==> build 85 <==
Design comp_mult_top, start of the top module:
module comp_mult_top #(
parameter NO_MULT   = 4     ,  
parameter APB_BADDR = 0     ,  
parameter SYS_AW    = 16    ,  
parameter REG_DW    = 16       
)(
input                    clk         ,  
input                    rst_n       ,  
input      [ SYS_AW-1:0] apb_paddr   ,  
input                    apb_psel    ,  
input                    apb_penable ,  
input                    apb_pwrite  ,  
input      [REG_DW -1:0] apb_pwdata  ,  
output                   apb_pready  ,  
output reg [REG_DW -1:0] apb_prdata  ,  
output reg               apb_pslverr ,  
output reg               mem_ce      ,  
output reg               mem_we      ,  
output reg [SYS_AW -1:0] mem_addr    ,  
output reg [     8 -1:0] mem_wr_data ,  
input      [     8 -1:0] mem_rd_data    
);
make LEC_CHECK=0 ABC_AREA=1 CAP_MARGIN=15 CORE_MARGIN=2 CORE_UTILIZATION=72 CTS_CLUSTER_DIAMETER=235 CTS_CLUSTER_SIZE=40 GPL_ROUTABILITY_DRIVEN=0 GPL_TIMING_DRIVEN=1 HOLD_SLACK_MARGIN=-0.05 SETUP_SLACK_MARGIN=1.18 SLEW_MARGIN=30 TNS_END_PERCENT=5 finish   # period 4.86 ns
run.sh (not shown) runs the stock make flow with config.mk's settings and CLKGATE_MAP_FILE=.
==> build 51: changes against build 85 <==
ABC_AREA = default   (was 1)
CAP_MARGIN = 20   (was 15)
CORE_UTILIZATION = 33   (was 72)
CTS_CLUSTER_DIAMETER = default   (was 235)
CTS_CLUSTER_SIZE = default   (was 40)
GPL_ROUTABILITY_DRIVEN = default   (was 0)
GPL_TIMING_DRIVEN = default   (was 1)
HOLD_SLACK_MARGIN = default   (was -0.05)
SETUP_SLACK_MARGIN = default   (was 1.18)
SLEW_MARGIN = 20   (was 30)
TNS_END_PERCENT = default   (was 5)
==> flow/constraint.sdc (replaced) <==
create_clock -name core_clock -period 9.39 [get_ports {clk}]
set_input_delay 1.8780 -clock core_clock [delete_from_list [all_inputs] [get_ports {clk}]]
set_output_delay 1.8780 -clock core_clock [all_outputs]
set_load 0.01 [all_outputs]
==> build 68: changes against build 85 <==
SETUP_SLACK_MARGIN = default   (was 1.18)
SLEW_MARGIN = 20   (was 30)
TNS_END_PERCENT = default   (was 5)
==> flow/constraint.sdc (replaced) <==
create_clock -name core_clock -period 5.74 [get_ports {clk}]
set_input_delay 1.1480 -clock core_clock [delete_from_list [all_inputs] [get_ports {clk}]]
set_output_delay 1.1480 -clock core_clock [all_outputs]
set_load 0.01 [all_outputs]
==> qor summary <==
Outcome: build 51 no timing/DRC/antenna violations; build 68 stopped before the end; build 85 stopped before the end
Stage where the flow stopped: build 51 -; build 68 global routing; build 85 global routing
Total number of placement rows: build 51 93; build 68 65; build 85 65
Placement-stage worst setup slack: build 51 108 ps; build 68 -1760 ps; build 85 -2510 ps
Register share after synthesis: build 51 0.215; build 68 0.199; build 85 0.199
Syn Area/Cell: build 51 8.56 sq um; build 68 6.88 sq um; build 85 6.88 sq um
Post-Synthesis Cells: build 51 2497; build 68 3367; build 85 3367
Cell total in the yosys stat output: build 51 2497; build 68 3367; build 85 3367
Die Area: build 51 66900 sq um; build 68 33600 sq um; build 85 33600 sq um
Number of setup buffers added after CTS: build 51 0; build 68 39; build 85 32
Max-area cell share: build 51 0.214; build 68 0.198; build 85 0.198
Yosys cell types: build 51 85; build 68 59; build 85 59
Pre-placement core utilization: build 51 0.333; build 68 0.733; build 85 0.733
Net count entering floorplan: build 51 2918; build 68 3788; build 85 3788
Post-placement cell count: build 51 3403; build 68 4136; build 85 4174
Yosys stat chip area: build 51 21400 sq um; build 68 23200 sq um; build 85 23200 sq um
Area share of and-or/or-and cells after synthesis: build 51 0.145; build 68 0.101; build 85 0.101
Cells resized by post-CTS repair: build 51 0; build 68 160; build 85 322
Die Wd: build 51 259 um; build 68 183 um; build 85 183 um
Estimated wirelength of the detail-placed design: build 51 43600 um; build 68 58100 um; build 85 58900 um
Adder Share, Synth: build 51 0.272; build 68 0.251; build 85 0.251
Height of the die: build 51 259 um; build 68 183 um; build 85 183 um
Post-DP Area: build 51 23400 sq um; build 68 27400 sq um; build 85 27500 sq um
